### config.mk
export PLATFORM = sky130hd
export DESIGN_NAME = conv_engine
export DESIGN_NICKNAME = conv_engine
export VERILOG_FILES = /design/flow/design.v
export SDC_FILE = /design/flow/constraint.sdc
export NUM_CORES = 4
export LEC_CHECK = 0
export CAP_MARGIN = 20
export CELL_PAD_IN_SITES_DETAIL_PLACEMENT = 0
export CELL_PAD_IN_SITES_GLOBAL_PLACEMENT = 0
export CORE_MARGIN = 2
export CORE_UTILIZATION = 52
export CTS_CLUSTER_DIAMETER = 393
export GPL_ROUTABILITY_DRIVEN = 1
export MIN_ROUTING_LAYER = met1
export PLACE_DENSITY_LB_ADDON = 0.0
export SETUP_SLACK_MARGIN = 1.24
export SLEW_MARGIN = 35
export TNS_END_PERCENT = 15
### constraint.sdc
create_clock -name core_clock -period 4.93 [get_ports {clk}]
set_input_delay 0.9860 -clock core_clock [delete_from_list [all_inputs] [get_ports {clk}]]
set_output_delay 0.9860 -clock core_clock [all_outputs]
set_load 0.01 [all_outputs]
### design.v
module iterator(
	clk,
	reset,
	en_ctrl, 
	i, 
	j, 
	k,
	l,
	m, 
	n,
	en_sum,
	en_save,
	fin_r,
	in_row,
	in_col
);
	parameter [8-1:0] CONV_DIM_IMG    = 32;  
	parameter [8-1:0] CONV_DIM_OUT    = 32;  
	parameter [8-1:0] CONV_DIM_KERNEL = 5;   
	parameter [8-1:0] CONV_OUT_CH     = 32;  
	parameter [8-1:0] CONV_DIM_CH     = 3;
	parameter [8-1:0] STRIDE          = 1;
	parameter [8-1:0] PADDING         = 2;
	input clk;
	input en_ctrl;
	input reset;
	output en_sum;
	output en_save;
	output reg fin_r;
	output reg [8-1:0] i;
	output reg [8-1:0] j; 
	output reg [8-1:0] k; 
	output reg [8-1:0] m; 
	output reg [8-1:0] n; 
	output reg [8-1:0] l; 
	output signed [8-1:0]  in_row, in_col;
	reg fin, finish;
	wire cond;
	assign in_row = (STRIDE * j) + m - PADDING;
	assign in_col = (STRIDE * k) + n - PADDING;
	assign cond   = en_ctrl & ~fin_r;
	assign en_sum = (en_ctrl && (l < CONV_DIM_CH) && (in_row >= 8'd0 && in_col >= 8'd0 && in_row < CONV_DIM_IMG && in_col < CONV_DIM_IMG)) ? 1'b1 : 1'b0;
	assign en_save = (m > 8'd0 || n > 8'd0) ? 1'b0 : (j < 8'd2) ? 1'd1 : (l == 8'd0) ? 1'd1 : 1'b0; 
	always @(posedge clk) begin
		if(reset) begin
			fin <= 0;
			fin_r <= 0;
		end else begin
			fin <= finish;
			fin_r <= fin;
		end
	end
	always @(posedge clk) begin
		if(reset) begin
			i <= 0;
			j <= 0;
			k <= 0;
			l <= 0;
			m <= 0;
			n <= 0;
			finish <= 0;
		end else if(cond) begin
		    if(en_sum) begin
				l <= l + 8'd1;
			end else begin
				l <= 0;
				n <= n + 8'd1;
				if(n == (CONV_DIM_KERNEL-1)) begin
			    	n <= 8'b0;
			    	m <= m + 8'b1;
			    	if(m == (CONV_DIM_KERNEL-1)) begin
			    		m <= 0;
			       		k <= k + 8'b1;
			       		if(k == (CONV_DIM_OUT-1)) begin
			           		k <= 0;
			           		j <= j + 8'b1;
			           		if(j == (CONV_DIM_OUT-1)) begin
				           		j <= 0;
				           		i <= i + 8'b1;
				           		if(i == (CONV_OUT_CH-1)) begin
				            		i <= 0;
					          		finish <= 1;
				           		end
				   	    	end
			           	end
		           	end
			    end
			end
		end
	end
endmodule
module addr_generator(
    clk,
    reset,
    enable,
    en_save,
    i,
    j,
    k,
    l,
    m,
    n,
    s_addr,
    w_addr,
    b_addr,
    save_addr
);
    parameter [8-1:0] CONV_DIM_IMG    = 32;
	parameter [8-1:0] CONV_DIM_KERNEL = 5;
	parameter [8-1:0] CONV_DIM_CH     = 3;
    parameter [8-1:0] CONV_OUT_CH     = 32;
    parameter [8-1:0] CONV_DIM_OUT    = 32;
    parameter [8-1:0] STRIDE          = 1;
    parameter [8-1:0] PADDING         = 2;
    parameter [8-1:0] KSIZE           = 4;
    input clk;
    input reset;
    input enable;
    input en_save;
    input [8-1:0] i;
    input [8-1:0] j;
    input [8-1:0] k;
    input [8-1:0] m;
    input [8-1:0] n;
    input [8-1:0] l;
    output reg [16-1:0] s_addr;
    output reg [16-1:0] w_addr;
    output reg [16-1:0] save_addr;
    output reg [16-1:0] b_addr;
    always @(posedge clk) begin
        if(reset) begin
            s_addr <= 0;
            w_addr <= 0;
            b_addr <= 0;
        end else if(enable) begin
            s_addr <= (((((STRIDE * j) + m - PADDING) * CONV_DIM_IMG) + ((STRIDE * k) + n - PADDING)) * CONV_DIM_CH) + l;
            w_addr <= (i * CONV_DIM_CH * CONV_DIM_KERNEL * CONV_DIM_KERNEL) + (((m * CONV_DIM_KERNEL) + (n)) * CONV_DIM_CH) + l;
            b_addr <= i;
        end
    end
    reg [7:0] i_r, j_r, k_r;
    reg [7:0] i_r1, j_r1, k_r1;
    always @(posedge clk) begin
        if (reset) begin
            i_r <= 0;
            j_r <= 0;
            k_r <= 0;
            i_r1 <= 0;
            j_r1 <= 0;
            k_r1 <= 0;
        end else begin
            i_r  <= i;
            i_r1 <= i_r;
            j_r <= j;
            j_r1 <= j_r;
            k_r <= k;
            k_r1 <= k_r;
        end
    end
    always @(posedge clk) begin
        if (reset) begin
            save_addr <= 0;
        end else if(en_save) begin
            if (j == 0 && k == 0) begin
                save_addr <= i_r1 + (((j_r1 * CONV_DIM_OUT) + (k_r1)) * CONV_OUT_CH);
            end else begin
                save_addr <= i + (((j * CONV_DIM_OUT) + (k[KSIZE:0]-1'b1)) * CONV_OUT_CH);
            end
        end
    end
endmodule  
module conv_ctrl(
    clk,
    reset,
    en_ctrl,
    s_addr,
    w_addr,
    b_addr,
    save_addr,
    en_sum,
    en_save,
    en_write,
    s_convout,
    en_sat,
    en_mac,
    en_mult_r,
    finish
);
    parameter [8-1:0] CONV_DIM_IMG    = 32;
    parameter [8-1:0] CONV_DIM_OUT    = 32;    
    parameter [8-1:0] CONV_DIM_KERNEL = 5;     
    parameter [8-1:0] CONV_DIM_CH     = 3;    
    parameter [8-1:0] CONV_OUT_CH     = 32;   
    parameter [8-1:0] STRIDE          = 1;    
    parameter [8-1:0] PADDING         = 2;    
    parameter [8-1:0] KSIZE           = 4;
    localparam [2:0] START     = 0;
    localparam [2:0] ITERATING = 1;
    localparam [2:0] SAVE      = 2;
    localparam [2:0] END       = 3;
    input clk;
    input reset;
    input en_ctrl;
    output [16-1:0] s_addr;
    output [16-1:0] w_addr;
    output [16-1:0] save_addr;
    output [16-1:0] b_addr;
    output finish;
    output en_sum, en_save;
    output en_mult_r;
    output reg en_write, en_mac, en_sat, s_convout;
    wire [8-1:0] i, j, k, l, m, n;
    wire signed [8-1:0] in_row, in_col;
    reg en_read;
    assign en_mult_r = (k >= 8'd2 || j == 8'd2) ? 1'b1 
                     : (k == 8'd1 || j == 8'd1) ? 1'b0 
                     : (m > 8'd0  || n > 8'd0) ? 1'b0 : 1'b1; 
    always @(posedge clk) begin
        if (reset) begin
            en_read   <= 1'b0;
            en_write  <= 1'b0;
            s_convout <= 1'b0;
            en_mac    <= 1'b0; 
            en_sat    <= 1'b0;
        end else if (en_ctrl) begin
            en_read   <= en_sum;
            en_mac    <= en_read;
            s_convout <= en_save;
            en_sat    <= en_save;
            en_write  <= en_sat;
        end
    end
    iterator #(
        .CONV_DIM_IMG(CONV_DIM_IMG),
        .CONV_DIM_OUT(CONV_DIM_OUT),
        .CONV_DIM_KERNEL(CONV_DIM_KERNEL),
        .CONV_OUT_CH(CONV_OUT_CH),
        .CONV_DIM_CH(CONV_DIM_CH),
        .STRIDE(STRIDE),
        .PADDING(PADDING)
    ) iter (
        .clk(clk),
        .reset(reset),
        .en_ctrl(en_ctrl),
        .i(i),
        .j(j),
        .k(k),
        .l(l),
        .m(m),
        .n(n),
        .en_sum(en_sum),
        .en_save(en_save),    
        .fin_r(finish),
        .in_row(in_row),
        .in_col(in_col)
    );
    addr_generator #(
        .CONV_DIM_IMG(CONV_DIM_IMG),
        .CONV_DIM_KERNEL(CONV_DIM_KERNEL),
        .CONV_DIM_CH(CONV_DIM_CH),
        .CONV_DIM_OUT(CONV_DIM_OUT),
        .CONV_OUT_CH(CONV_OUT_CH),
        .STRIDE(STRIDE),
        .PADDING(PADDING),
        .KSIZE(KSIZE)
    ) address_generator (
        .clk(clk),
        .reset(reset),
        .enable(en_sum),
        .en_save(s_convout),
        .i(i),
        .j(j),
        .k(k),
        .l(l),
        .m(m),
        .n(n),
        .s_addr(s_addr),
        .w_addr(w_addr),
        .b_addr(b_addr),
        .save_addr(save_addr)
    );
endmodule
module sig_altmult_accum
(
	input [7:0] dataa,
	input [7:0] datab,
	input clk, aclr, clken, sload,
	output signed [17:0] adder_out
);
	reg	signed [17:0] old_result;
	reg signed [17:0] accum_out;
	wire signed [17:0] multa;
	reg sload_reg;
	assign multa = $signed(dataa) * $signed(datab);
	always @ (accum_out, sload_reg)
	begin
		if (sload_reg)
			old_result <= 0;
		else
			old_result <= accum_out;
	end
	assign adder_out = accum_out;
	always @ (posedge clk)
	begin
		if (aclr)
		begin
			sload_reg <= 0;
			accum_out <= 0;
		end
		else if (clken)
		begin
			sload_reg <= sload;
			accum_out <= old_result + multa;
		end
	end
endmodule
module convolve(
    clk,
    reset,
    clken,
    s_convout,
    en_sat,
    en_mult_r,
    bias,
    signal,
    weight,
    convout
);
    parameter BIAS_SHIFT = 6;
    parameter OUT_SHIFT  = 9;
    input  clk, reset, clken, s_convout, en_sat, en_mult_r;
    input  [7:0] signal, weight;
    input  [7:0] bias;
    output wire signed [7:0] convout;
    wire signed [17:0] adder_out;
    reg signed  [17:0] conv_temp;
    sig_altmult_accum mac(
        .clk(clk),
        .aclr(reset | s_convout),
        .clken(clken),
        .sload(s_convout),
        .dataa(signal),
        .datab(weight),
        .adder_out(adder_out)
    );
    reg signed [17:0] multa_r;
    always @(posedge clk) begin
        if(reset) begin
            multa_r <= 18'b0;
        end else if(en_mult_r) begin
            if (clken && s_convout) begin
                multa_r <= $signed(signal) * $signed(weight);
            end
        end else begin
            multa_r <= 18'b0;
        end
    end
    always @(posedge clk) begin
        if(reset) begin
            conv_temp <= 18'b0;
        end else if(en_sat) begin
            conv_temp <= (adder_out + multa_r + ($signed(bias) <<< BIAS_SHIFT)) >>> OUT_SHIFT;
        end
    end
    assign convout = (conv_temp >  18'sd127) ?  8'd127  :
                     (conv_temp < -18'sd128) ? -8'd128  : conv_temp[7:0];
endmodule
module conv_engine(
    input         clk,
    input         reset,
    input         en_ctrl,
    output [15:0] s_addr,
    output [15:0] w_addr,
    output [15:0] b_addr,
    input  [7:0]  signal,
    input  [7:0]  weight,
    input  [7:0]  bias,
    output [15:0] save_addr,
    output [7:0]  convout,
    output        en_write,
    output        finish
);
    wire s_convout, en_save, en_sum;
    wire en_mac, en_sat, en_mult_r;
    conv_ctrl groundctrl (
        .clk(clk),
        .reset(reset),
        .en_ctrl(en_ctrl),
        .s_addr(s_addr),
        .w_addr(w_addr),
        .b_addr(b_addr),
        .save_addr(save_addr),
        .en_sum(en_sum),
        .en_save(en_save),
        .en_write(en_write),
        .s_convout(s_convout),
        .en_sat(en_sat),
        .en_mac(en_mac),
        .en_mult_r(en_mult_r),
        .finish(finish)
    );
    convolve conv (
        .clk(clk),
        .reset(reset),
        .clken(en_mac),
        .s_convout(en_write),
        .en_sat(en_sat),
        .en_mult_r(en_mult_r),
        .bias(bias),
        .signal(signal),
        .weight(weight),
        .convout(convout)
    );
endmodule
### run.sh
#!/bin/bash
# the make line also repeats each setting of config.mk as NAME=value (left out here)
make -C /OpenROAD-flow-scripts/flow DESIGN_CONFIG=/design/flow/config.mk WORK_HOME=/design/flow/orfs CLKGATE_MAP_FILE= finish
==> impl_metrics.json, run 1 <==
{
  "status": "failed layout checks",
  "so.violations": "negative setup slack",
  "intPower_mw": 5.28,
  "edf_count": 0,
  "grt.total_usage_pct": 26.5,
  "core.rowCount": 67,
  "grt_antenna_before_repair": 0,
  "crit_start": "weight[2]",
  "seq_power_mw": 1.63,
  "place_congestion": 0.884,
  "vias": 15300,
  "drt-initial-drc-count": 657,
  "endpoint": "conv.mac.accum_out[17]",
  "crit_cells": 22,
  "grt_pass1_wl_um": 76100,
  "dp_hpwl_um": 34300,
  "path_max_fanout": 7,
  "clk_pin_slew_worst_paths_ns": 0.08,
  "antenna_left": 0,
  "comb_area_mm2": 0.0145,
  "sw_frac_of_total_pct": 39.0,
  "drt_wl_total_um": 46700,
  "period_minus_slack_ns": 5.76,
  "async_flop_share_pct": 0,
  "comb_power_share_pct": 63.7,
  "cts_htree_levels": 4,
  "crit_top_cell": "fa_1",
  "worstPathCellList": "buf_6, buf_4, nand2_1, fa_1, fa_1, fa_1, fa_1, inv_1, ha_4, buf_4, o21a_1, nor2_4, buf_4, o31ai_4, nor2_2, xnor2_2, ha_4, or3_4, o31ai_4, o311ai_2, a41o_1, a31o_2",
  "ff2ff_setup_slack_ns": -0.42,
  "clock_latency_ns": 0.46,
  "largest_area_cell": "dfxtp_1",
  "finClkSkew_ns": 0.0128,
  "p_clk_mw": 1.52,
  "yosys.area_share.simple_pct": 16.8,
  "cts_sinks": 199,
  "cp-start-kind": "input pin",
  "crit_slowest_cell": "fa_1",
  "n_antenna_cell": 0,
  "io_pins": 101,
  "die-area_mm2": 0.0353,
  "r2r_start": "groundctrl.iter.i[1]",
  "ys_top_logic_family": "adder cells",
  "root_buffer": "clkbuf_16",
  "avgSynthCellArea_um2": 8.57,
  "r2r_end": "groundctrl.address_generator.w_addr[13]",
  "fp.dieH_um": 188,
  "max_stage_delay_ns": 0.58,
  "grt_max_degree": 52,
  "final_cells": 2889,
  "ys_cells": 2049,
  "top_cell": "inv_1",
  "tool_warnings": 43,
  "peakVddDrop_v": 0.000452,
  "ys_sh_aoi_pct": 13.8,
  "ys_sh_adder_pct": 30.1,
  "drc_errors": 0,
  "cp_data_arrival_time_ns": 6.11,
  "leakage_nw": 10.7,
  "fin_tns_setup_ns": -6.93,
  "hold_depth": 1,
  "worst-endpoint-required_ns": 5.28,
  "setup_viol": 18,
  "end_kind": "flip-flop",
  "min_from": "groundctrl.address_generator.k_r[4]",
  "period_used_pct": 117,
  "ys_top_cells_by_count": "261 x inv_1, 231 x ha_1, 199 x dfxtp_1",
  "max_freq_mhz": 174,
  "slew_headroom_pct": 39.9,
  "core-area_mm2": 0.0334,
  "cts_tree": "built",
  "xor_share_pct": 7.39,
  "cts_buffers": 17,
  "synth_area_mm2": 0.0176,
  "rsz0062_at_grt": "yes",
  "ys.flops": 199,
  "via_per_inst": 5.30,
  "timing_worst_setup_path_type": "input pin to flip-flop",
  "drv_slew": 0,
  "dr.pass1.iters": 7,
  "maxPowerGroup": "combinational logic",
  "clockBufferDepth": 2,
  "yosys_warnings": 5,
  "synth_cell_type_count": 77,
  "ff2ff_path_depth": 25,
  "area_delta_synth_final_pct": 38.2,
  "die_w_um": 188,
  "yosys-top-cells-area": "dfxtp_1 23%, ha_1 16%, fa_1 14%",
  "worstMarginPinSlew_ns": 0.902,
  "overflow": 0,
  "regArea_mm2": 0.00401,
  "drv_cap": 0,
  "place_inst": 2799,
  "pwr-share-seq_pct": 18.8,
  "synth-area-yosys_mm2": 0.0176,
  "top_area_share_pct": 22.7,
  "power_density_mw_per_mm2": 357,
  "wl_per_cell_um": 16.2,
  "hold_path_end": "groundctrl.address_generator.k_r1[4]",
  "cp_num_buf_inv": 5,
  "postSynthSeqShare_pct": 22.7,
  "grt_pass1_vias": 15300,
  "mux_share_pct": 1.67,
  "pwr-share-clk_pct": 17.5,
  "netlist_instances": 2049,
  "initial_core_util_pct": 52.6,
  "cp_top_family": "adder cells",
  "setup_slack_ns": -0.828,
  "final_nets": 2806,
  "power_combinational_mw": 5.52,
  "hold_path.class": "flip-flop to flip-flop",
  "io_buffers": 92,
  "ys.flop_type": "dfxtp_1",
  "hold_viol_final": 0,
  "switchingPower_mw": 3.38,
  "cts-hold-fix-buffers": 0,
  "fillers": 2596
}
==> through the flow <==
step / setup slack [ns] / total power [mW] / hold WS, ns / area [µm²] / util [%]
4_1_cts: -0.769 / 8.07 / 0.441 / 23600 / 70.8
5_1_grt: -0.961 / 9.17 / 0.451 / 24300 / 72.7
2_1_floorplan: -1.00 / 4.01 / 0.414 / 18000 / -
3_5_place_dp: -1.99 / 5.65 / 0.423 / 21200 / 63.5
3_3_place_gp: -1.91 / 5.57 / 0.419 / 21200 / 63.5
6_report: -0.828 / 8.67 / 0.438 / 24300 / 72.7
==> repair_timing <==
item	CTS	global route
resized	402	118
hold endpoints to repair	0	0
setup endpoints to repair	117	114
buffers inserted	42	16
cloned	0	0
pin swaps	318	179
==> area by class of cell <==
type / count / area share, %
sequential: 199 / 16.5
tap: 448 / 2.31
clock buffer: 17 / 1.75
timing repair buffer: 423 / 14.9
inverter: 262 / 4.15
multi-input combinational: 1526 / 59.6
clock inverter: 14 / 0.768
==> layer usage <==
layer / GRT usage, % / share of wire [%]
met1: 38.0 / 48
met3: 3.41 / 4.0
met2: 42.5 / 46
met4: 6.27 / 1.5
met5: 0 / 0
==> run 2, diff against run 1 <==
Settings changed: CELL_PAD_IN_SITES_DETAIL_PLACEMENT 0 to not set, CELL_PAD_IN_SITES_GLOBAL_PLACEMENT 0 to not set, CORE_UTILIZATION 52 to 65, CTS_CLUSTER_DIAMETER 393 to not set, GPL_ROUTABILITY_DRIVEN 1 to not set, MIN_ROUTING_LAYER met1 to not set, PLACE_DENSITY_LB_ADDON 0.0 to not set, SETUP_SLACK_MARGIN 1.24 to 1.05, SLEW_MARGIN 35 to 20, TNS_END_PERCENT 15 to not set.
Clock period 4.93 ns to 7.43 ns, I/O delays scaled along.
==> impl_metrics.json, run 2 <==
{
  "status": "no timing/DRC/antenna violations",
  "ys_sh_adder_pct": 30.1,
  "via_per_inst": 5.73,
  "n_antenna_cell": 0,
  "grt_pass1_wl_um": 69100,
  "io_pins": 101,
  "dp_hpwl_um": 32700,
  "crit_top_cell": "inv_1",
  "yosys.area_share.simple_pct": 16.8,
  "vias": 14300,
  "overflow": 0,
  "place_congestion": 0.907,
  "clockBufferDepth": 2,
  "cts_sinks": 199,
  "top_area_share_pct": 22.7,
  "initial_core_util_pct": 65.7,
  "postSynthSeqShare_pct": 22.7,
  "crit_cells": 22,
  "grt_antenna_before_repair": 0,
  "ys.flops": 199,
  "power_density_mw_per_mm2": 243,
  "max_freq_mhz": 156,
  "fin_tns_setup_ns": 0,
  "io_buffers": 92,
  "cts_htree_levels": 4,
  "leakage_nw": 8.93,
  "hold_viol_final": 0,
  "p_clk_uw": 946,
  "worstMarginPinSlew_ns": 0.939,
  "synth-area-yosys_mm2": 0.0176,
  "ff2ff_path_depth": 24,
  "hold_depth": 1,
  "r2r_end": "groundctrl.address_generator.w_addr[15]",
  "r2r_start": "groundctrl.iter.i[1]",
  "cp_data_arrival_time_ns": 6.74,
  "synth_cell_type_count": 77,
  "top_cell": "inv_1",
  "mux_share_pct": 1.67,
  "cp_num_buf_inv": 7,
  "drt_wl_total_um": 42200,
  "grt_pass1_vias": 14300,
  "async_flop_share_pct": 0,
  "core-area_mm2": 0.0267,
  "synth_area_mm2": 0.0176,
  "area_delta_synth_final_pct": 13.3,
  "edf_count": 0,
  "hold_path_end": "groundctrl.address_generator.k_r1[6]",
  "cts_tree": "built",
  "slew_headroom_pct": 36.9,
  "cp_top_family": "adder cells",
  "drc_errors": 0,
  "clk_pin_slew_worst_paths_ns": 0.08,
  "holdWs_ns": 0.429,
  "comb_power_share_pct": 57.9,
  "period_used_pct": 86.2,
  "drv_cap": 0,
  "tool_warnings": 44,
  "wl_per_cell_um": 16.9,
  "setup_viol": 0,
  "finClkSkew_ns": 0.0189,
  "power_mw": 4.83,
  "ys.flop_type": "dfxtp_1",
  "maxPowerGroup": "combinational logic",
  "final_nets": 2520,
  "root_buffer": "clkbuf_16",
  "netlist_instances": 2049,
  "dr.pass1.iters": 5,
  "switchingPower_mw": 2.00,
  "period_minus_slack_ns": 6.40,
  "clock_latency_ns": 0.45,
  "max_stage_delay_ns": 0.59,
  "hold_path.class": "flip-flop to flip-flop",
  "antenna_left": 0,
  "grt_max_degree": 89,
  "peakVddDrop_v": 0.000247,
  "worst-endpoint-required_ns": 7.77,
  "timing_worst_setup_path_type": "input pin to flip-flop",
  "xor_share_pct": 7.39,
  "die-area_mm2": 0.0284,
  "pwr-share-seq_pct": 22.5,
  "path_max_fanout": 8,
  "ys_top_logic_family": "adder cells",
  "ys_cells": 2049,
  "avgSynthCellArea_um2": 8.57,
  "die_w_um": 168,
  "power_combinational_mw": 2.80,
  "pwr-share-clk_pct": 19.6,
  "core.rowCount": 60,
  "largest_area_cell": "dfxtp_1",
  "fp.dieH_um": 168,
  "crit_slowest_cell": "fa_2",
  "drt-initial-drc-count": 835,
  "yosys-top-cells-area": "dfxtp_1 23%, ha_1 16%, fa_1 14%",
  "grt.total_usage_pct": 30.3,
  "cts-hold-fix-buffers": 0,
  "fin_util_pct": 74.5,
  "end_kind": "flip-flop",
  "ys_sh_aoi_pct": 13.8,
  "drv_slew": 0,
  "cts_buffers": 17,
  "sw_frac_of_total_pct": 41.5,
  "ys_top_cells_by_count": "261 x inv_1, 231 x ha_1, 199 x dfxtp_1",
  "min_from": "groundctrl.address_generator.k_r[6]",
  "crit_start": "signal[7]",
  "cp-start-kind": "input pin",
  "yosys_warnings": 5,
  "endpoint": "conv.mac.accum_out[17]",
  "rsz0062_at_grt": "yes",
  "intPower_mw": 2.83,
  "seq_power_mw": 1.09,
  "ff2ff_setup_slack_ns": 1.32,
  "worstPathCellList": "buf_4, and2_4, fa_2, inv_2, fa_1, inv_1, fa_1, inv_1, fa_1, inv_2, ha_4, and2_1, o21ai_2, o31ai_4, o41ai_2, xnor2_1, inv_1, ha_1, inv_1, o311ai_4, a21oi_1, a31o_2"
}
-- run 2: cell type report --
class                           count  area, µm²
Multi-Input combinational cell   1526      12700
Fill cell                        2033       6820
Sequential cell                   199       3980
Timing Repair Buffer              137       1220
Inverter                          262        987
Tap cell                          341        427
Clock buffer                       17        425
Clock inverter                     15        175
-- run 2: routing by layer --
layer  track usage, %  share of wire, %  routed length (µm)  vias up
met2             55.7                52               21800      348
met4             11.5               3.7                1580        0
met1             36.0                41               17300     6825
met5                0                 0                   0        -
met3             3.83               3.6                1500      106
li1                 -                 -                   -     7027
-- run 2: metrics by stage --
step | instance area [µm²] | cells | setup slack [ns]
2_1_floorplan | 17700 | 2056 | 0.998
3_3_place_gp | 18900 | 2443 | 0.0316
3_5_place_dp | 18900 | 2443 | -0.0738
4_1_cts | 19700 | 2489 | 1.05
5_1_grt | 19900 | 2497 | 0.845
6_report | 19900 | 2497 | 1.03
-- run 2: repair_timing --
action | CTS | global route
resized | 105 | 40
pin swaps | 59 | 44
setup buffers | 14 | 8
setup endpoints to repair | 6 | 11
gates cloned | 0 | 0
==> run 3, diff against run 2 <==
Settings changed: ABC_AREA set to 1, CAP_MARGIN 20 to 0, CORE_UTILIZATION 65 to 72, CTS_CLUSTER_DIAMETER set to 371, CTS_CLUSTER_SIZE set to 94, PLACE_DENSITY set to 0.35, SETUP_SLACK_MARGIN 1.05 to not set, TNS_END_PERCENT set to 5.
Clock period 7.43 ns to 4.69 ns, I/O delays scaled along.
==> impl_metrics.json, run 3 <==
{
  "peakVddDrop_v": 0.000510,
  "cp-start-kind": "flip-flop",
  "grt_antenna_before_repair": 5,
  "avgSynthCellArea_um2": 7.54,
  "synth-area-yosys_mm2": 0.0182,
  "ys_sh_aoi_pct": 12.7,
  "intPower_mw": 5.23,
  "setup_viol": 34,
  "via_per_inst": 6.79,
  "hold_path.class": "flip-flop to flip-flop",
  "power_combinational_mw": 6.14,
  "clockBufferDepth": 2,
  "finClkSkew_ns": 0.0184,
  "min_from": "groundctrl.address_generator.k_r[0]",
  "path_max_fanout": 3,
  "crit_cells": 26,
  "ys_top_cells_by_count": "475 x inv_1, 362 x nand2_1, 231 x ha_1",
  "ys.flops": 199,
  "postSynthSeqShare_pct": 21.9,
  "p_clk_mw": 1.65,
  "grt_pass1_vias": 19100,
  "seq_power_mw": 1.77,
  "cts_buffers": 17,
  "largest_area_cell": "dfxtp_1",
  "switchingPower_mw": 4.33,
  "synth_cell_type_count": 53,
  "core-area_mm2": 0.0250,
  "grt_max_degree": 95,
  "sw_frac_of_total_pct": 45.3,
  "core.rowCount": 58,
  "power_density_mw_per_mm2": 414,
  "final_cells": 3085,
  "r2r_start": "groundctrl.iter.m[3]",
  "fp.dieH_um": 163,
  "async_flop_share_pct": 0,
  "wl_per_cell_um": 24.4,
  "die-area_mm2": 0.0266,
  "max_stage_delay_ns": 0.64,
  "maxPowerGroup": "combinational logic",
  "worstMarginPinSlew_ns": 1.27,
  "slew_headroom_pct": 14.5,
  "rsz0062_at_grt": "yes",
  "netlist_instances": 2417,
  "vias": 21000,
  "ys_cells": 2417,
  "so.violations": "negative setup slack",
  "root_buffer": "clkbuf_16",
  "yosys_warnings": 5,
  "hold_viol_final": 0,
  "xor_share_pct": 6.47,
  "tool_warnings": 46,
  "drv_cap": 0,
  "max_freq_mhz": 150,
  "drt-initial-drc-count": 3421,
  "io_buffers": 92,
  "synth_area_mm2": 0.0182,
  "mux_share_pct": 0,
  "status": "failed layout checks",
  "clock_latency_ns": 0.47,
  "cp_data_arrival_time_ns": 7.02,
  "end_kind": "flip-flop",
  "cts_htree_levels": 4,
  "grt.total_usage_pct": 44.0,
  "leakage_nw": 11.5,
  "place_inst": 3029,
  "ff2ff_setup_slack_ns": -1.99,
  "grt_pass1_wl_um": 92600,
  "die_w_um": 163,
  "cp_top_family": "adder cells",
  "yosys-top-cells-area": "dfxtp_1 22%, ha_1 16%, fa_1 13%",
  "pre_cts_ws_ns": -1.90,
  "final_nets": 3115,
  "timing_worst_setup_path_type": "flip-flop to flip-flop",
  "place_congestion": 0.902,
  "cts_sinks": 199,
  "pwr-share-clk_pct": 17.3,
  "area_delta_synth_final_pct": 26.8,
  "drv_slew": 0,
  "antenna_left": 0,
  "io_pins": 101,
  "cp_num_buf_inv": 3,
  "endpoint": "groundctrl.address_generator.w_addr[12]",
  "crit_top_cell": "nand2_1",
  "cts_tree": "built",
  "dp_hpwl_um": 39100,
  "drt_wl_total_um": 75300,
  "crit_slowest_cell": "fa_2",
  "holdWs_ns": 0.410,
  "setup_slack_ns": -1.99,
  "ys.flop_type": "dfxtp_1",
  "ff2ff_path_depth": 26,
  "top_area_share_pct": 21.9,
  "edf_count": 0,
  "dr.pass1.iters": 17,
  "yosys.area_share.simple_pct": 18.0,
  "hold_depth": 2,
  "drc_errors": 0,
  "period_used_pct": 143,
  "comb_power_share_pct": 64.2,
  "cts-hold-fix-buffers": 0,
  "hold_path_end": "groundctrl.address_generator.k_r1[0]",
  "crit_start": "groundctrl.iter.m[3]",
  "pwr-share-seq_pct": 18.5,
  "initial_core_util_pct": 72.8,
  "worst-endpoint-required_ns": 5.02,
  "clk_pin_slew_worst_paths_ns": 0.09,
  "top_cell": "inv_1",
  "ys_sh_adder_pct": 28.9,
  "overflow": 0,
  "ys_top_logic_family": "adder cells",
  "r2r_end": "groundctrl.address_generator.w_addr[12]",
  "period_minus_slack_ns": 6.68
}
-- run 3: layout make-up --
cell class | count | area, µm²
Multi-Input combinational cell | 1664 | 13200
Sequential cell | 199 | 3990
Timing Repair Buffer | 374 | 2990
Fill cell | 924 | 1930
Inverter | 482 | 1820
Clock buffer | 18 | 439
Tap cell | 330 | 413
Clock inverter | 14 | 188
Antenna cell | 4 | 10.0
-- run 3: through the flow --
step / setup TNS (ns) / total power, mW / utilization (%) / cell area (µm²)
2_1_floorplan: -11.91 / 4.75 / - / 18500
3_3_place_gp: -30.59 / 6.45 / 85.2 / 21300
3_5_place_dp: -36.95 / 6.58 / 85.2 / 21300
4_1_cts: -15.28 / 8.61 / 89.5 / 22400
5_1_grt: -35.22 / 9.95 / 92.2 / 23100
6_report: -32.76 / 9.56 / 92.3 / 23100
-- run 3: per-layer routing --
layer  routed length, µm  global-route usage, %
met4                9250                   33.2
met5                  72                      0
met3               10900                   9.83
met2               32100                   75.3
met1               23100                   47.5
-- run 3: timing repair --
item | 4_1_cts | 5_1_grt
setup endpoints to repair | 41 | 38
buffers inserted | 11 | 9
pin swaps | 43 | 86
gates resized | 137 | 148
==> run 4, diff against run 3 <==
Settings changed: ABC_AREA 1 to not set, CAP_MARGIN 0 to 20, CORE_UTILIZATION 72 to 68, CTS_CLUSTER_DIAMETER 371 to 359, CTS_CLUSTER_SIZE 94 to 37, HOLD_SLACK_MARGIN set to -0.1, PLACE_DENSITY 0.35 to not set, SETUP_SLACK_MARGIN set to -0.37, TNS_END_PERCENT 5 to not set.
Clock period 4.69 ns to 5.67 ns, I/O delays scaled along.
==> impl_metrics.json, run 4 <==
{
  "status": "failed layout checks",
  "so.violations": "negative setup slack",
  "yosys_warnings": 5,
  "tool_warnings": 44,
  "grt_max_degree": 77,
  "clock_latency_ns": 0.45,
  "pwr-share-seq_pct": 21.1,
  "min_from": "groundctrl.address_generator.k_r[6]",
  "ys_sh_aoi_pct": 13.8,
  "die_w_um": 165,
  "hold_path.class": "flip-flop to flip-flop",
  "postSynthSeqShare_pct": 22.7,
  "antenna_left": 0,
  "place_inst": 2590,
  "final_cells": 2633,
  "n_antenna_cell": 0,
  "dp_hpwl_um": 34700,
  "crit_cells": 21,
  "worst-endpoint-required_ns": 6.01,
  "fp.dieH_um": 165,
  "switchingPower_mw": 2.71,
  "rsz0062_at_grt": "yes",
  "grt_pass1_vias": 15300,
  "endpoint": "conv.mac.accum_out[17]",
  "drt_wl_total_um": 46100,
  "cts_buffers": 17,
  "synth_cell_type_count": 77,
  "setup_viol": 11,
  "r2r_end": "groundctrl.address_generator.w_addr[15]",
  "maxPowerGroup": "combinational logic",
  "async_flop_share_pct": 0,
  "overflow": 0,
  "place_congestion": 0.916,
  "io_pins": 101,
  "mux_share_pct": 1.67,
  "yosys.area_share.simple_pct": 16.8,
  "crit_start": "signal[1]",
  "crit_slowest_cell": "fa_1",
  "power_combinational_mw": 4.14,
  "intPower_mw": 4.05,
  "largest_area_cell": "dfxtp_1",
  "vias": 15300,
  "grt.total_usage_pct": 33.6,
  "dr.pass1.iters": 6,
  "finClkSkew_ns": 0.0150,
  "drv_cap": 0,
  "drt-initial-drc-count": 1045,
  "cp_top_family": "adder cells",
  "crit_top_cell": "fa_1",
  "hold_path_end": "groundctrl.address_generator.k_r1[6]",
  "core-area_mm2": 0.0253,
  "fin_util_pct": 83.7,
  "die-area_mm2": 0.0271,
  "area_delta_synth_final_pct": 20.3,
  "cp-start-kind": "input pin",
  "top_area_share_pct": 22.7,
  "worstMarginPinSlew_ns": 0.940,
  "wl_per_cell_um": 17.5,
  "place_area_mm2": 0.0201,
  "ys.flops": 199,
  "clk_pin_slew_worst_paths_ns": 0.08,
  "cp_num_buf_inv": 3,
  "root_buffer": "clkbuf_16",
  "peakVddDrop_v": 0.000324,
  "ys_top_cells_by_count": "261 x inv_1, 231 x ha_1, 199 x dfxtp_1",
  "hold_depth": 1,
  "p_clk_mw": 1.19,
  "path_max_fanout": 7,
  "end_kind": "flip-flop",
  "io_buffers": 92,
  "max_freq_mhz": 163,
  "synth-area-yosys_mm2": 0.0176,
  "clockBufferDepth": 2,
  "stdcell_area_mm2": 0.0211,
  "period_used_pct": 108,
  "ff2ff_path_depth": 22,
  "timing_worst_setup_path_type": "input pin to flip-flop",
  "slew_headroom_pct": 36.8,
  "top_cell": "inv_1",
  "hold_viol_final": 0,
  "via_per_inst": 5.80,
  "fin_tns_setup_ns": -2.24,
  "cts_tree": "built",
  "seq_power_mw": 1.42,
  "final_nets": 2668,
  "ys.flop_type": "dfxtp_1",
  "edf_count": 0,
  "cts_sinks": 199,
  "sw_frac_of_total_pct": 40.1,
  "drv_slew": 0,
  "r2r_start": "groundctrl.iter.m[2]",
  "worstPathCellList": "buf_2, nand2b_4, fa_1, fa_1, fa_1, fa_1, inv_1, ha_1, buf_4, o21a_1, nor2_2, o31ai_2, xor2_2, ha_1, nand2_2, a2111oi_4, o31ai_4, a21oi_2, o21ai_1, a41o_1, a31o_2",
  "initial_core_util_pct": 69.6,
  "grt_pass1_wl_um": 72400,
  "power_density_mw_per_mm2": 320,
  "comb_power_share_pct": 61.3,
  "grt_antenna_before_repair": 0,
  "pwr-share-clk_pct": 17.6,
  "leakage_nw": 9.68,
  "ff2ff_setup_slack_ns": -0.23,
  "ys_cells": 2049,
  "avgSynthCellArea_um2": 8.57,
  "max_stage_delay_ns": 0.58,
  "cp_data_arrival_time_ns": 6.46,
  "cts_htree_levels": 4,
  "xor_share_pct": 7.39,
  "drc_errors": 0,
  "fillers": 1556,
  "ys_sh_adder_pct": 30.1,
  "setup_slack_ns": -0.446,
  "yosys-top-cells-area": "dfxtp_1 23%, ha_1 16%, fa_1 14%",
  "period_minus_slack_ns": 6.12,
  "netlist_instances": 2049,
  "core.rowCount": 58,
  "synth_area_mm2": 0.0176,
  "ys_top_logic_family": "adder cells"
}
run 4: area by class of cell:
cell class,count,area (µm²),share of cell area (%)
Multi-Input combinational cell,1526,12800,60.8
Sequential cell,199,3990,18.9
Timing Repair Buffer,285,2340,11.1
Inverter,262,990,4.68
Clock buffer,18,429,2.03
Tap cell,330,413,1.95
Clock inverter,13,129,0.610
run 4: layer usage:
| metal | routed length, µm | track usage (%) |
|---|---|---|
| met2 | 23600 | 61.4 |
| met3 | 2140 | 4.27 |
| met4 | 1980 | 15.7 |
| met1 | 18400 | 38.9 |
| met5 | 0 | 0 |
run 4: what timing repair did:
action / 4_1_cts / 5_1_grt
setup endpoints to repair: 9 / 10
resized: 101 / 81
hold buffers: 0 / 0
setup buffers: 9 / 12
pin swaps: 41 / 75
run 4: per-stage QoR:
step	hold WS (ns)	setup slack (ns)	power (mW)
5_1_grt	0.452	-0.591	7.08
3_3_place_gp	0.416	-1.31	4.72
4_1_cts	0.435	-0.367	6.26
3_5_place_dp	0.422	-1.44	4.82
2_1_floorplan	0.414	-0.410	3.49
6_report	0.435	-0.446	6.76
==> run 5, diff against run 4 <==
Settings changed: ABC_AREA set to 1, CAP_MARGIN 20 to 15, CELL_PAD_IN_SITES_DETAIL_PLACEMENT set to 1, CELL_PAD_IN_SITES_GLOBAL_PLACEMENT set to 2, CORE_ASPECT_RATIO set to 1.27, CORE_MARGIN 2 to 6, CORE_UTILIZATION 68 to 33, CTS_CLUSTER_DIAMETER 359 to not set, CTS_CLUSTER_SIZE 37 to 69, GPL_ROUTABILITY_DRIVEN set to 0, GPL_TIMING_DRIVEN set to 0, HOLD_SLACK_MARGIN -0.1 to 0.21, SETUP_SLACK_MARGIN -0.37 to 1.97, SLEW_MARGIN 20 to 15, TNS_END_PERCENT set to 75.
Clock period 5.67 ns to 7.37 ns, I/O delays scaled along.
==> impl_metrics.json, run 5 <==
{
  "status": "no timing/DRC/antenna violations",
  "synth_cell_type_count": 53,
  "overflow": 0,
  "peakVddDrop_v": 0.000225,
  "p_clk_mw": 1.01,
  "synth-area-yosys_mm2": 0.0182,
  "worst-endpoint-required_ns": 7.77,
  "drc_errors": 0,
  "core-area_mm2": 0.0543,
  "comb_power_share_pct": 61.8,
  "ys_cells": 2417,
  "worstMarginPinSlew_ns": 0.947,
  "dr.pass1.iters": 4,
  "ys_sh_aoi_pct": 12.7,
  "cts_buffers": 17,
  "cts-hold-fix-buffers": 0,
  "antenna_left": 0,
  "initial_core_util_pct": 33.6,
  "ys.flop_type": "dfxtp_1",
  "crit_start": "weight[7]",
  "r2r_start": "groundctrl.iter.m[1]",
  "clk_pin_slew_worst_paths_ns": 0.08,
  "clock_latency_ns": 0.50,
  "setup_viol": 0,
  "drt-initial-drc-count": 449,
  "r2r_end": "groundctrl.address_generator.w_addr[12]",
  "vias": 16100,
  "cp_top_family": "adder cells",
  "leakage_nw": 10.8,
  "mux_share_pct": 0,
  "core.rowCount": 96,
  "edf_count": 0,
  "dp_hpwl_um": 48300,
  "io_buffers": 76,
  "min_from": "groundctrl.address_generator.k_r[1]",
  "drv_slew": 0,
  "maxPowerGroup": "combinational logic",
  "die_w_um": 221,
  "top_cell": "inv_1",
  "intPower_mw": 3.14,
  "grt.total_usage_pct": 19.5,
  "cts_sinks": 199,
  "final_nets": 2978,
  "max_stage_delay_ns": 0.54,
  "period_used_pct": 83.5,
  "power_mw": 5.58,
  "pwr-share-clk_pct": 18.1,
  "grt_pass1_wl_um": 93800,
  "via_per_inst": 4.81,
  "end_kind": "flip-flop",
  "area_delta_synth_final_pct": 23.4,
  "finClkSkew_ns": 0.0144,
  "switchingPower_mw": 2.43,
  "cts_htree_levels": 4,
  "io_pins": 101,
  "cts_tree": "built",
  "xor_share_pct": 6.47,
  "ys.flops": 199,
  "grt_pass1_vias": 17700,
  "netlist_instances": 2417,
  "crit_cells": 32,
  "largest_area_cell": "dfxtp_1",
  "yosys_warnings": 5,
  "wl_per_cell_um": 17.6,
  "power_density_mw_per_mm2": 248,
  "fp.dieH_um": 277,
  "seq_power_mw": 1.12,
  "timing_worst_setup_path_type": "input pin to flip-flop",
  "root_buffer": "clkbuf_16",
  "cp-start-kind": "input pin",
  "tool_warnings": 45,
  "crit_top_cell": "nand2_2",
  "top_area_share_pct": 21.9,
  "avgSynthCellArea_um2": 7.54,
  "grt_max_degree": 21,
  "n_antenna_cell": 0,
  "ff2ff_setup_slack_ns": 1.93,
  "endpoint": "conv.mac.accum_out[17]",
  "period_minus_slack_ns": 6.16,
  "hold_path_end": "groundctrl.address_generator.k_r1[1]",
  "drt_wl_total_um": 58800,
  "cp_num_buf_inv": 9,
  "ys_sh_adder_pct": 28.9,
  "slew_headroom_pct": 36.9,
  "yosys.area_share.simple_pct": 18.0,
  "max_freq_mhz": 162,
  "yosys-top-cells-area": "dfxtp_1 22%, ha_1 16%, fa_1 13%",
  "pwr-share-seq_pct": 20.1,
  "power_combinational_mw": 3.45,
  "cp_data_arrival_time_ns": 6.56,
  "hold_depth": 2,
  "drv_cap": 0,
  "path_max_fanout": 5,
  "sw_frac_of_total_pct": 43.6,
  "postSynthSeqShare_pct": 21.9,
  "ys_top_logic_family": "adder cells",
  "hold_viol_final": 0,
  "hold_path.class": "flip-flop to flip-flop",
  "clockBufferDepth": 2,
  "holdWs_ns": 0.398,
  "grt_antenna_before_repair": 0,
  "crit_slowest_cell": "fa_1",
  "fin_util_pct": 41.4,
  "ys_top_cells_by_count": "475 x inv_1, 362 x nand2_1, 231 x ha_1",
  "async_flop_share_pct": 0,
  "ff2ff_path_depth": 27,
  "synth_area_mm2": 0.0182,
  "die-area_mm2": 0.0611,
  "rsz0062_at_grt": "yes"
}
[run 5: timing repair]
action | CTS | global route
pin swaps | 69 | 93
buffers inserted | 57 | 25
setup endpoints to repair | 29 | 26
cloned | 0 | 0
endpoints found under the hold margin | 0 | 0
gates resized | 100 | 116
[run 5: through the flow]
| stage | instance area (µm²) | instances | TNS (ns) | worst slack, ns |
|---|---|---|---|---|
| 3_5_place_dp | 20300 | 3235 | -0.0545 | -0.0545 |
| 3_3_place_gp | 20300 | 3235 | -0.0229 | -0.0229 |
| 5_1_grt | 22500 | 3348 | 0 | 0.920 |
| 4_1_cts | 21800 | 3323 | 0 | 1.11 |
| 2_1_floorplan | 18600 | 2424 | 0 | 1.20 |
| 6_report | 22500 | 3348 | 0 | 1.21 |
[run 5: per-layer routing]
metal,GRT usage (%),vias to the layer above,wire length (µm)
li1,-,8039,-
met3,2.73,48,1060
met4,5.08,0,1250
met5,0,-,0
met1,22.0,7903,23900
met2,37.8,101,32600
[run 5: layout make-up]
| class | count | area [µm²] |
|---|---|---|
| flip-flops and latches | 199 | 4030 |
| well taps | 735 | 920 |
| multi-input cells | 1664 | 13200 |
| plain buffers | 79 | 529 |
| fillers | 6660 | 31800 |
| repair buffers | 158 | 1400 |
| inverters | 482 | 1820 |
| clock inverters | 14 | 186 |
| clock buffers | 17 | 425 |
==> run 6, diff against run 5 <==
Settings changed: ABC_AREA 1 to not set, CAP_MARGIN 15 to 20, CELL_PAD_IN_SITES_DETAIL_PLACEMENT 1 to not set, CELL_PAD_IN_SITES_GLOBAL_PLACEMENT 2 to not set, CORE_ASPECT_RATIO 1.27 to not set, CORE_MARGIN 6 to 2, CORE_UTILIZATION 33 to 32, CTS_CLUSTER_SIZE 69 to not set, GPL_ROUTABILITY_DRIVEN 0 to not set, GPL_TIMING_DRIVEN 0 to not set, HOLD_SLACK_MARGIN 0.21 to not set, SETUP_SLACK_MARGIN 1.97 to not set, SLEW_MARGIN 15 to 20, TNS_END_PERCENT 75 to not set.
Clock period 7.37 ns to 10.5 ns, I/O delays scaled along.
==> impl_metrics.json, run 6 <==
{
  "postSynthSeqShare_pct": 22.7,
  "hold_depth": 1,
  "async_flop_share_pct": 0,
  "setup_viol": 0,
  "peakVddDrop_v": 0.000113,
  "grt_pass1_vias": 13800,
  "ys_top_cells_by_count": "261 x inv_1, 231 x ha_1, 199 x dfxtp_1",
  "setup_slack_ns": 2.09,
  "ff2ff_path_depth": 24,
  "io_buffers": 92,
  "clk_pin_slew_worst_paths_ns": 0.07,
  "edf_count": 0,
  "min_from": "groundctrl.address_generator.k_r[3]",
  "yosys.area_share.simple_pct": 16.8,
  "crit_cells": 22,
  "fin_tns_setup_ns": 0,
  "drv_slew": 0,
  "yosys-top-cells-area": "dfxtp_1 23%, ha_1 16%, fa_1 14%",
  "seq_power_uw": 771,
  "drt-initial-drc-count": 686,
  "cp-start-kind": "input pin",
  "grt_max_degree": 74,
  "drt_wl_total_um": 41600,
  "leakage_nw": 8.70,
  "crit_start": "weight[4]",
  "netlist_instances": 2049,
  "worst-endpoint-required_ns": 10.86,
  "ys.flops": 199,
  "stdcell_area_mm2": 0.0197,
  "cts-resized-gates": 0,
  "final_nets": 2483,
  "die_w_um": 238,
  "slew_headroom_pct": 36.0,
  "grt.total_usage_pct": 15.1,
  "overflow": 0,
  "pre_cts_ws_ns": 1.64,
  "sw_frac_of_total_pct": 39.6,
  "period_minus_slack_ns": 8.41,
  "intPower_mw": 1.67,
  "hold_path_end": "groundctrl.address_generator.k_r1[3]",
  "clockBufferDepth": 2,
  "power_density_mw_per_mm2": 140,
  "drv_cap": 0,
  "cp_data_arrival_time_ns": 8.77,
  "cp_num_buf_inv": 2,
  "period_used_pct": 80.1,
  "r2r_start": "groundctrl.iter.i[0]",
  "avgSynthCellArea_um2": 8.57,
  "area_delta_synth_final_pct": 12.2,
  "top_cell": "inv_1",
  "place_area_mm2": 0.0191,
  "synth-area-yosys_mm2": 0.0176,
  "grt_antenna_before_repair": 0,
  "endpoint": "conv.mac.accum_out[17]",
  "crit_slowest_cell": "a2111oi_0",
  "ys_sh_adder_pct": 30.1,
  "post_cts.repair.setup_buffers": 0,
  "cts_htree_levels": 4,
  "root_buffer": "clkbuf_16",
  "initial_core_util_pct": 32.5,
  "end_kind": "flip-flop",
  "vias": 14000,
  "place_inst": 2783,
  "maxPowerGroup": "combinational logic",
  "finClkSkew_ns": 0.0134,
  "mux_share_pct": 1.67,
  "ys_sh_aoi_pct": 13.8,
  "largest_area_cell": "dfxtp_1",
  "worstPathCellList": "clkdlybuf4s50_1, nand2_1, fa_1, fa_1, fa_1, fa_1, inv_1, ha_1, a21o_1, a21oi_1, o21bai_1, a21oi_1, o21ai_0, a21oi_1, xnor2_1, ha_1, nand2_1, a2111oi_0, o31ai_1, o311ai_0, a21oi_1, a31o_2",
  "place_congestion": 0.856,
  "cts_buffers": 17,
  "timing_worst_setup_path_type": "input pin to flip-flop",
  "fillers": 5515,
  "hold_path.class": "flip-flop to flip-flop",
  "p_clk_uw": 695,
  "pwr-share-seq_pct": 27.9,
  "wl_per_cell_um": 14.8,
  "final_cells": 2815,
  "dp_hpwl_um": 33000,
  "n_antenna_cell": 0,
  "cts-hold-fix-buffers": 0,
  "cp_top_family": "AND-OR/OR-AND gates",
  "ys_cells": 2049,
  "power_combinational_mw": 1.30,
  "ff2ff_setup_slack_ns": 3.64,
  "max_stage_delay_ns": 0.68,
  "comb_power_share_pct": 46.9,
  "io_pins": 101,
  "top_area_share_pct": 22.7,
  "tool_warnings": 40,
  "clock_latency_ns": 0.47,
  "grt_pass1_wl_um": 69100,
  "worstMarginPinSlew_ns": 0.953,
  "path_max_fanout": 8,
  "cts_sinks": 199,
  "rsz0062_at_grt": "no",
  "r2r_end": "groundctrl.address_generator.w_addr[15]",
  "switchingPower_mw": 1.09,
  "core-area_mm2": 0.0540,
  "ys.flop_type": "dfxtp_1",
  "dr.pass1.iters": 5,
  "xor_share_pct": 7.39,
  "antenna_left": 0,
  "core.rowCount": 85,
  "synth_area_mm2": 0.0176,
  "yosys_warnings": 5,
  "max_freq_mhz": 119,
  "cts_tree": "built",
  "via_per_inst": 4.96,
  "ys_top_logic_family": "adder cells",
  "hold_viol_final": 0,
  "die-area_mm2": 0.0568,
  "status": "no timing/DRC/antenna violations",
  "fp.dieH_um": 238,
  "synth_cell_type_count": 77,
  "pwr-share-clk_pct": 25.2,
  "drc_errors": 0
}
[run 6: metrics by stage]
stage               util [%]  total power [mW]  hold slack (ns)
floorplan                  -              1.81            0.414
global placement        35.4              2.06            0.417
detailed placement      35.4              2.08            0.420
CTS                     36.5              2.79            0.438
global route            36.5              2.97            0.453
finish                  36.5              2.76            0.437
[run 6: layer usage]
layer,track usage (%),vias up,wire length [µm]
li1,-,6974,-
met1,20.8,6723,20200
met2,24.1,219,19000
met3,2.39,46,1460
met4,4.55,0,895
met5,0,-,0
[run 6: area by class of cell]
cell class / count / area [µm²] / share of cell area, %
sequential: 199 / 3980 / 20.2
multi-input combinational: 1526 / 12300 / 62.4
clock buffer: 18 / 429 / 2.18
clock inverter: 14 / 174 / 0.882
tap: 696 / 871 / 4.42
inverter: 262 / 983 / 4.99
timing repair buffer: 100 / 978 / 4.96
==> run 7, diff against run 6 <==
Settings changed: ABC_AREA set to 1, CORE_UTILIZATION 32 to 70, SETUP_SLACK_MARGIN set to 1.79.
Clock period 10.5 ns to 6.85 ns, I/O delays scaled along.
==> impl_metrics.json, run 7 <==
{
  "wl_met2_um": 28100,
  "io_buffers": 92,
  "cp_num_buf_inv": 5,
  "hold_path_end": "groundctrl.address_generator.j_r1[2]",
  "ys_sh_adder_pct": 28.9,
  "grt_max_degree": 99,
  "ys_sh_aoi_pct": 12.7,
  "via_per_inst": 6.22,
  "cp_top_family": "adder cells",
  "pre_cts_ws_ns": -0.0716,
  "root_buffer": "clkbuf_16",
  "fp.dieH_um": 165,
  "setup_viol": 0,
  "grt_antenna_before_repair": 3,
  "area_delta_synth_final_pct": 23.2,
  "p_clk_mw": 1.07,
  "switchingPower_mw": 2.86,
  "holdWs_ns": 0.405,
  "edf_count": 0,
  "ff2ff_path_depth": 27,
  "min_from": "groundctrl.address_generator.j_r[2]",
  "ys_top_cells_by_count": "475 x inv_1, 362 x nand2_1, 231 x ha_1",
  "yosys.area_share.simple_pct": 18.0,
  "finClkSkew_ns": 0.0176,
  "comb_area_mm2": 0.0137,
  "hold_path.class": "flip-flop to flip-flop",
  "xor_share_pct": 6.47,
  "r2r_start": "groundctrl.iter.i[2]",
  "cts_tree": "built",
  "rsz0062_at_grt": "yes",
  "clock_latency_ns": 0.45,
  "crit_start": "groundctrl.iter.i[2]",
  "dr.pass1.iters": 9,
  "hold_depth": 2,
  "cts_sinks": 199,
  "maxPowerGroup": "combinational logic",
  "synth_cell_type_count": 53,
  "overflow": 0,
  "fillers": 1366,
  "path_max_fanout": 5,
  "ys_top_logic_family": "adder cells",
  "place_inst": 2784,
  "drt-initial-drc-count": 2076,
  "ys_cells": 2417,
  "routed.top_layer": "met5",
  "grt.total_usage_pct": 37.4,
  "power_mw": 6.49,
  "vias": 18200,
  "seq_power_mw": 1.20,
  "pwr-share-clk_pct": 16.4,
  "max_freq_mhz": 157,
  "ys.flop_type": "dfxtp_1",
  "clockBufferDepth": 2,
  "drc_errors": 0,
  "io_pins": 101,
  "largest_area_cell": "dfxtp_1",
  "intPower_mw": 3.63,
  "avgSynthCellArea_um2": 7.54,
  "dp_hpwl_um": 34600,
  "grt_pass1_wl_um": 80900,
  "dr_wl_met3_um": 5440,
  "ff2ff_setup_slack_ns": 0.48,
  "async_flop_share_pct": 0,
  "clk_pin_slew_worst_paths_ns": 0.08,
  "setup_slack_ns": 0.475,
  "yosys-top-cells-area": "dfxtp_1 22%, ha_1 16%, fa_1 13%",
  "cts_htree_levels": 4,
  "power_density_mw_per_mm2": 289,
  "period_used_pct": 93.1,
  "mux_share_pct": 0,
  "top_cell": "inv_1",
  "yosys_warnings": 5,
  "final_nets": 2949,
  "synth-area-yosys_mm2": 0.0182,
  "comb_power_share_pct": 65.0,
  "place_congestion": 0.892,
  "wl_per_cell_um": 20.5,
  "leakage_nw": 10.8,
  "wl_met1_um": 20800,
  "die_w_um": 165,
  "initial_core_util_pct": 70.5,
  "antenna_left": 0,
  "timing_worst_setup_path_type": "flip-flop to flip-flop",
  "crit_cells": 27,
  "tool_warnings": 45,
  "crit_slowest_cell": "xnor2_1",
  "period_minus_slack_ns": 6.37,
  "cp-start-kind": "flip-flop",
  "ys.flops": 199,
  "endpoint": "groundctrl.address_generator.w_addr[13]",
  "status": "no timing/DRC/antenna violations",
  "hold_viol_final": 0,
  "cts_buffers": 17,
  "fin_util_pct": 86.9,
  "power_combinational_mw": 4.22,
  "grt_pass1_vias": 17000,
  "cts-hold-fix-buffers": 0,
  "worst-endpoint-required_ns": 7.17,
  "drt_wl_total_um": 59900,
  "slew_headroom_pct": 23.8,
  "cp_data_arrival_time_ns": 6.69,
  "top_area_share_pct": 21.9,
  "drv_slew": 0,
  "postSynthSeqShare_pct": 21.9,
  "drv_cap": 0,
  "r2r_end": "groundctrl.address_generator.w_addr[13]",
  "synth_area_mm2": 0.0182,
  "core-area_mm2": 0.0258,
  "final_cells": 2921,
  "worstMarginPinSlew_ns": 1.14,
  "end_kind": "flip-flop",
  "regArea_mm2": 0.00404,
  "max_stage_delay_ns": 0.57,
  "peakVddDrop_v": 0.000387,
  "pwr-share-seq_pct": 18.6,
  "core.rowCount": 59,
  "sw_frac_of_total_pct": 44.0,
  "die-area_mm2": 0.0273,
  "netlist_instances": 2417
}
[run 7: what timing repair did]
item | in CTS | in global routing
pin swaps | 114 | 131
resized | 203 | 222
setup buffers | 63 | 41
gates cloned | 0 | 0
endpoints found under the setup margin | 33 | 34
[run 7: area by class of cell]
class                      instances  share of cell area [%]
multi-input combinational       1664                    61.1
timing repair buffer             208                    8.27
antenna                            1                  0.0111
clock inverter                    12                   0.596
clock buffer                      20                    2.03
sequential                       199                    18.0
inverter                         482                    8.12
tap                              335                    1.87
[run 7: per-stage QoR]
step | cell area (µm²) | TNS [ns]
5_1_grt | 22500 | 0
6_report | 22500 | 0
2_1_floorplan | 18700 | 0
4_1_cts | 21300 | 0
3_3_place_gp | 19600 | 0
3_5_place_dp | 19600 | -0.142
[run 7: routing by layer]
layer  GRT usage (%)  vias to the layer above
met5               0                        -
met4            21.4                        4
met3            6.17                      493
met2            65.9                     1265
met1            42.9                     8427
li1                -                     7990
==> run 8, diff against run 7 <==
Settings changed: ABC_AREA 1 to not set, CTS_CLUSTER_DIAMETER set to 29, SETUP_SLACK_MARGIN 1.79 to 2.18.
Clock period 6.85 ns to 7.45 ns, I/O delays scaled along.
==> impl_metrics.json, run 8 <==
{
  "cp_data_arrival_time_ns": 7.07,
  "pwr-share-clk_pct": 18.5,
  "crit_top_cell": "fa_1",
  "synth_cell_type_count": 77,
  "maxPowerGroup": "combinational logic",
  "peakVddDrop_v": 0.000328,
  "place_congestion": 0.902,
  "async_flop_share_pct": 0,
  "hold_depth": 1,
  "r2r_end": "groundctrl.address_generator.w_addr[13]",
  "clk_pin_slew_worst_paths_ns": 0.08,
  "crit_slowest_cell": "fa_1",
  "edf_count": 0,
  "place_inst": 2414,
  "grt_max_degree": 82,
  "xor_share_pct": 7.39,
  "core.rowCount": 57,
  "finClkSkew_ns": 0.0229,
  "final_cells": 2549,
  "dp_hpwl_um": 32100,
  "worst-endpoint-required_ns": 7.83,
  "ys_cells": 2049,
  "drt-initial-drc-count": 2365,
  "period_minus_slack_ns": 6.70,
  "max_freq_mhz": 149,
  "area_delta_synth_final_pct": 25.0,
  "cts_sinks": 199,
  "path_max_fanout": 8,
  "via_per_inst": 6.60,
  "cp-start-kind": "input pin",
  "avgSynthCellArea_um2": 8.57,
  "synth-area-yosys_mm2": 0.0176,
  "power_density_mw_per_mm2": 255,
  "hold_path_end": "groundctrl.address_generator.k_r1[6]",
  "mux_share_pct": 1.67,
  "status": "no timing/DRC/antenna violations",
  "n_antenna_cell": 0,
  "io_pins": 101,
  "comb_power_share_pct": 62.2,
  "ys_top_logic_family": "adder cells",
  "cts_buffers": 17,
  "cp_num_buf_inv": 2,
  "grt_pass1_wl_um": 77300,
  "sw_frac_of_total_pct": 44.0,
  "slew_headroom_pct": 13.9,
  "antenna_left": 0,
  "crit_cells": 22,
  "leakage_nw": 9.47,
  "setup_viol": 0,
  "max_stage_delay_ns": 0.57,
  "overflow": 0,
  "root_buffer": "clkbuf_16",
  "drv_slew": 0,
  "cts_htree_levels": 4,
  "ff2ff_path_depth": 28,
  "worstPathCellList": "buf_4, nand2_1, fa_1, fa_2, fa_1, fa_1, inv_2, ha_4, a21oi_4, o21bai_1, a21oi_2, o21ai_2, a211o_1, a21oi_2, xnor2_2, ha_2, or3_4, o31ai_4, xnor3_1, o21ai_1, a32oi_1, nor2_1",
  "grt_antenna_before_repair": 0,
  "yosys_warnings": 5,
  "largest_area_cell": "dfxtp_1",
  "cts_tree": "built",
  "switchingPower_mw": 2.46,
  "ys.flops": 199,
  "hold_path.class": "flip-flop to flip-flop",
  "clockBufferDepth": 2,
  "die-area_mm2": 0.0264,
  "power_combinational_mw": 3.48,
  "fp.dieH_um": 162,
  "yosys-top-cells-area": "dfxtp_1 23%, ha_1 16%, fa_1 14%",
  "r2r_start": "groundctrl.iter.i[2]",
  "cp_top_family": "adder cells",
  "ff2ff_setup_slack_ns": 1.64,
  "rsz0062_at_grt": "yes",
  "die_w_um": 162,
  "vias": 16800,
  "top_cell": "inv_1",
  "netlist_instances": 2049,
  "ys_top_cells_by_count": "261 x inv_1, 231 x ha_1, 199 x dfxtp_1",
  "hold_viol_final": 0,
  "ys_sh_adder_pct": 30.1,
  "ys_sh_aoi_pct": 13.8,
  "intPower_mw": 3.14,
  "core-area_mm2": 0.0245,
  "ys.flop_type": "dfxtp_1",
  "seq_power_mw": 1.08,
  "io_buffers": 92,
  "top_area_share_pct": 22.7,
  "drc_errors": 0,
  "timing_worst_setup_path_type": "input pin to flip-flop",
  "min_from": "groundctrl.address_generator.k_r[6]",
  "period_used_pct": 89.9,
  "worstMarginPinSlew_ns": 1.28,
  "crit_start": "signal[1]",
  "dr.pass1.iters": 9,
  "p_clk_mw": 1.03,
  "final_nets": 2589,
  "wl_per_cell_um": 22.8,
  "drt_wl_total_um": 58100,
  "tool_warnings": 45,
  "initial_core_util_pct": 71.8,
  "grt_pass1_vias": 15700,
  "postSynthSeqShare_pct": 22.7,
  "end_kind": "flip-flop",
  "endpoint": "conv.mac.accum_out[15]",
  "yosys.area_share.simple_pct": 16.8,
  "drv_cap": 0,
  "clock_latency_ns": 0.46,
  "grt.total_usage_pct": 36.4,
  "synth_area_mm2": 0.0176,
  "holdWs_ns": 0.438,
  "pwr-share-seq_pct": 19.3
}
[run 8: area by class of cell]
| cell class | instances | area [µm²] |
|---|---|---|
| fill | 1022 | 2500 |
| multi-input combinational | 1526 | 14000 |
| timing repair buffer | 206 | 1860 |
| sequential | 199 | 4040 |
| inverter | 262 | 1020 |
| tap | 324 | 405 |
| clock inverter | 15 | 220 |
| clock buffer | 17 | 425 |
[run 8: through the flow]
stage	total power, mW	TNS, ns	instance area [µm²]	util (%)	setup WS (ns)
finish	5.60	0	22000	89.8	0.753
global placement	3.08	0	18900	77.3	0.111
global route	5.78	0	22000	89.8	0.628
CTS	4.80	0	21000	85.8	1.21
floorplan	2.68	0	17800	-	1.01
detailed placement	3.15	-0.0584	18900	77.3	-0.0584
[run 8: what timing repair did]
action | 4_1_cts | 5_1_grt
endpoints found under the setup margin | 35 | 28
pin swaps | 145 | 120
hold buffers | 0 | 0
resized | 292 | 131
buffers inserted | 61 | 42
[run 8: routing by layer]
| metal | vias up | global-route usage, % | wire, µm |
|---|---|---|---|
| met5 | - | 0 | 0 |
| met3 | 490 | 5.45 | 6240 |
| met4 | 0 | 15.2 | 4670 |
| li1 | 7163 | - | - |
| met2 | 1312 | 61.8 | 26800 |
| met1 | 7868 | 46.6 | 20500 |
==> run 9, diff against run 8 <==
Settings changed: CORE_MARGIN 2 to 8, CORE_UTILIZATION 70 to 51, CTS_CLUSTER_DIAMETER 29 to 374, CTS_CLUSTER_SIZE set to 26, MIN_ROUTING_LAYER set to met2, PLACE_DENSITY set to 0.5, SETUP_SLACK_MARGIN 2.18 to not set, SLEW_MARGIN 20 to 10, TNS_END_PERCENT set to 35.
Clock period 7.45 ns to 14.7 ns, I/O delays scaled along.
==> impl_metrics.json, run 9 <==
{
  "min_from": "groundctrl.address_generator.k_r[7]",
  "maxPowerGroup": "combinational logic",
  "cts_sinks": 199,
  "io_buffers": 92,
  "overflow": 0,
  "period_used_pct": 63.2,
  "core-area_mm2": 0.0342,
  "cp-start-kind": "input pin",
  "grt_pass1_vias": 21300,
  "synth-area-yosys_mm2": 0.0176,
  "slew_headroom_pct": 29.0,
  "intPower_mw": 1.19,
  "endpoint": "conv.mac.accum_out[17]",
  "dr.pass1.iters": 9,
  "n_antenna_cell": 0,
  "ys_sh_aoi_pct": 13.8,
  "dp_hpwl_um": 34300,
  "path_max_fanout": 8,
  "drc_errors": 0,
  "drt_wl_total_um": 46100,
  "hold_depth": 1,
  "switchingPower_uw": 835,
  "final_nets": 2486,
  "largest_area_cell": "dfxtp_1",
  "clockBufferDepth": 2,
  "root_buffer": "clkbuf_16",
  "period_minus_slack_ns": 9.28,
  "final_cells": 2577,
  "place_inst": 2544,
  "vias": 19400,
  "top_cell": "inv_1",
  "fin_util_pct": 56.8,
  "ys_top_cells_by_count": "261 x inv_1, 231 x ha_1, 199 x dfxtp_1",
  "clock_latency_ns": 0.46,
  "holdWs_ns": 0.433,
  "ys_cells": 2049,
  "status": "no timing/DRC/antenna violations",
  "area_delta_synth_final_pct": 10.6,
  "drt-initial-drc-count": 2831,
  "via_per_inst": 7.53,
  "fin_tns_setup_ns": 0,
  "cts_tree": "built",
  "timing_worst_setup_path_type": "input pin to flip-flop",
  "rsz0062_at_grt": "no",
  "tool_warnings": 42,
  "r2r_start": "groundctrl.iter.k[1]",
  "yosys.area_share.simple_pct": 16.8,
  "clk_pin_slew_worst_paths_ns": 0.09,
  "io_pins": 101,
  "finClkSkew_ns": 0.0214,
  "hold_viol_final": 0,
  "crit_start": "weight[4]",
  "pwr-share-clk_pct": 24.8,
  "ff2ff_path_depth": 22,
  "ys_top_logic_family": "adder cells",
  "post_cts.repair.setup_buffers": 0,
  "ys.flops": 199,
  "grt_pass1_wl_um": 74300,
  "ff2ff_setup_slack_ns": 8.23,
  "grt.total_usage_pct": 34.4,
  "cp_num_buf_inv": 2,
  "initial_core_util_pct": 51.4,
  "avgSynthCellArea_um2": 8.57,
  "cts-resized-gates": 0,
  "hold_path_end": "groundctrl.address_generator.k_r1[7]",
  "cts_htree_levels": 4,
  "hold_path.class": "flip-flop to flip-flop",
  "grt_antenna_before_repair": 0,
  "comb_power_share_pct": 48.0,
  "yosys-top-cells-area": "dfxtp_1 23%, ha_1 16%, fa_1 14%",
  "place_congestion": 0.903,
  "wl_per_cell_um": 17.9,
  "netlist_instances": 2049,
  "yosys_warnings": 5,
  "fp.dieH_um": 202,
  "drv_cap": 0,
  "peakVddDrop_v": 0.0000893,
  "end_kind": "flip-flop",
  "sw_frac_of_total_pct": 41.3,
  "worstMarginPinSlew_ns": 1.06,
  "top_area_share_pct": 22.7,
  "p_clk_uw": 502,
  "xor_share_pct": 7.39,
  "synth_area_mm2": 0.0176,
  "edf_count": 0,
  "max_freq_mhz": 108,
  "leakage_nw": 8.71,
  "crit_slowest_cell": "clkdlybuf4s50_1",
  "die-area_mm2": 0.0406,
  "pwr-share-seq_pct": 27.2,
  "core.rowCount": 68,
  "crit_cells": 22,
  "async_flop_share_pct": 0,
  "ys.flop_type": "dfxtp_1",
  "die_w_um": 202,
  "postSynthSeqShare_pct": 22.7,
  "worstPathCellList": "clkdlybuf4s50_1, nand2_1, fa_1, fa_1, fa_1, fa_1, inv_1, ha_1, a21o_1, a21oi_1, o21bai_1, a21oi_1, o21ai_0, a21oi_1, xnor2_1, ha_1, nand2_1, a2111oi_0, o31ai_1, o311ai_0, a21oi_1, a31o_2",
  "setup_viol": 0,
  "r2r_end": "groundctrl.address_generator.s_addr[15]",
  "drv_slew": 0,
  "synth_cell_type_count": 77,
  "mux_share_pct": 1.67,
  "worst-endpoint-required_ns": 15.06,
  "power_density_mw_per_mm2": 104,
  "max_stage_delay_ns": 0.66,
  "cts-hold-fix-buffers": 0,
  "seq_power_uw": 550,
  "grt_max_degree": 52,
  "cts_buffers": 17,
  "cp_data_arrival_time_ns": 9.64,
  "cp_top_family": "AND-OR/OR-AND gates",
  "ys_sh_adder_pct": 30.1,
  "antenna_left": 0,
  "power_combinational_uw": 972
}
==> run 9: area by class of cell <==
cell class / instances / area [µm²]
Clock buffer: 18 / 439
Sequential cell: 199 / 3980
Timing Repair Buffer: 103 / 1000
Clock inverter: 14 / 165
Tap cell: 455 / 569
Fill cell: 3239 / 14800
Multi-Input combinational cell: 1526 / 12300
Inverter: 262 / 983
==> run 9: layer usage <==
| layer | global-route usage (%) | share of wire [%] | vias up |
|---|---|---|---|
| met3 | 44.1 | 38 | 411 |
| met5 | 8.00 | 0.41 | - |
| met1 | - | 0 | 7170 |
| met2 | 42.3 | 54 | 4899 |
| met4 | 7.10 | 7.9 | 8 |
| li1 | - | - | 6909 |
==> run 9: per-stage QoR <==
step | setup slack [ns] | power, mW | instance area (µm²)
final | 5.42 | 2.02 | 19400
after detailed placement | 5.09 | 1.51 | 18800
after floorplan | 6.41 | 1.30 | 17600
after global routing | 4.96 | 2.18 | 19400
after global placement | 5.26 | 1.50 | 18800
after CTS | 5.57 | 2.01 | 19400
Power figures rest on the tool's default switching activity, not on a simulated workload.
